## error_correction
module error_correction # (
    parameter puf_sig_length     = 256,
    parameter ipid_N             = 16
)
(
    input                                clk,
    input                                rst_n,
    input        [1:0]                   pcm_instruction,
    input        [puf_sig_length-1:0]    pcm_puf_in,
    input                                pcm_puf_in_valid,
    input        [$clog2(ipid_N)-1:0]    pcm_ipid_number,
    output logic [puf_sig_length-1:0]    pcm_puf_out,
    output logic                         pcm_puf_out_valid,
    output logic                         pcm_S_c  
);
Size in the first run: about 4,500 cells after synthesis, ~1,800 flip-flops, roughly 81,000 µm² of cells after synthesis.
Settings: LEC_CHECK=0, CAP_MARGIN=20, CORE_MARGIN=2, CORE_UTILIZATION=64, CTS_CLUSTER_SIZE=54, HOLD_SLACK_MARGIN=0.3, SETUP_SLACK_MARGIN=0.33, SLEW_MARGIN=20; clock period 2.21 ns.
run.sh (not shown) runs the stock make flow with config.mk's settings and CLKGATE_MAP_FILE=.
The first run reached the layout checks and failed them: negative setup slack.
Rerun with:
CORE_UTILIZATION = 58   (was 64)
CTS_CLUSTER_SIZE = default   (was 54)
HOLD_SLACK_MARGIN = default   (was 0.3)
PLACE_DENSITY = 0.6   (was default)
SETUP_SLACK_MARGIN = default   (was 0.33)
clock period = 3.67 ns   (was 2.21 ns; I/O delays follow)
Outcome: Now the flow completed with no timing, DRC or antenna violations; routed wire length came out lower by a quarter to a third; synthesized area is unchanged; cell count decreases by a little under a tenth; worst setup slack gets better by 1.3 ns; first-iteration DRC count falls by well over a third; global-route usage came out lower by 9.8 points.
Rerun with:
CORE_UTILIZATION = 70   (was 58)
CTS_CLUSTER_SIZE = 59   (was default)
clock period = 3.11 ns   (was 3.67 ns; I/O delays follow)
The new run completed and failed the layout checks on negative setup slack.
Design area climbs by about 2.5%.
Utilization rises by 17 points.
Worst hold slack loses 0.082 ns.
Sequential share of layout area shrinks by 1.3 points.
Worst setup slack is worse by 0.73 ns.
Synthesized cell count stays the same.
Sequential power grows by about 20%.
Die size is lower by 17%.
Rerun with:
CORE_UTILIZATION = 40   (was 70)
CTS_CLUSTER_SIZE = default   (was 59)
clock period = 5.0 ns   (was 3.11 ns; I/O delays follow)
Outcome: This time the run went through all stages and came out clean; utilization went down by 41 points; worst hold slack is worse by 0.11 ns; global-route usage went down by 23 points; synthesized area does not change; total power went down by well over a third; setup slack is better by 1.5 ns.
Rerun with:
CORE_UTILIZATION = 30   (was 40)
clock period = 3.88 ns   (was 5.0 ns; I/O delays follow)
Power is higher by 35%.
Synthesized cell count stays the same.
Wire length is higher by 4.1%.
Via count is higher by 3.3%.
Final cell count is higher by 15%.
Combinational power is higher by 42%.
Critical path depth is higher by 1.
Count of clock-buffer cells in the layout is lower by 5.
Register-to-register slack loses 1.2 ns.
Cell area is higher by 4.4%.
Die area is higher by 33%.

---

## v6
Starting RTL as in the previous note.
Settings: LEC_CHECK=0, CAP_MARGIN=20, CELL_PAD_IN_SITES_DETAIL_PLACEMENT=0, CORE_MARGIN=2, CORE_UTILIZATION=45, CTS_CLUSTER_SIZE=72, GPL_ROUTABILITY_DRIVEN=1, MAX_ROUTING_LAYER=met4, MIN_ROUTING_LAYER=met1, PLACE_DENSITY_LB_ADDON=0.17, SLEW_MARGIN=40, TNS_END_PERCENT=30; clock period 4.45 ns.
Looking at the reports, v6 completed the entire flow and the layout it produced met the timing, design-rule and antenna checks.
### v6 -> v7
- CTS_CLUSTER_SIZE now 47, was 72
- TNS_END_PERCENT no longer set, was 30
- SLEW_MARGIN now 20, was 40
- MAX_ROUTING_LAYER no longer set, was met4
- MIN_ROUTING_LAYER no longer set, was met1
- GPL_ROUTABILITY_DRIVEN no longer set, was 1
- PLACE_DENSITY_LB_ADDON no longer set, was 0.17
- CORE_UTILIZATION now 70, was 45
- CELL_PAD_IN_SITES_DETAIL_PLACEMENT no longer set, was 0
- the clock period (ns, I/O delays scaled along) now 2.15, was 4.45
## What came out
Looking at the logs for v7 and v6, the single run that did not finish was v7.
The flow ended early for v7: it failed with a tool error in 5_1_grt.
Between v7 and v6, the cell total after placement figures differ only marginally.
v7 vs v6: floorplan die height down in v7
v7 -> v6: chip area line of the yosys report delta 0, exact match
Looking only at HPWL after detailed placement, and setting everything else aside, the higher value of v7 and v6 goes to v7.
From v6 to v7, number of placed I/O pins did not move at all.
v6 has a lower buffer count from post-CTS setup fixing than v7.
In the tables for v7 and v6, number of hold buffers added after cts reads higher with v7.
Against v6, v7 comes in 0.065 mm^2 lower on area enclosed by the die boundary.
No activity file was given, so power comes from the tool's default toggle rates.
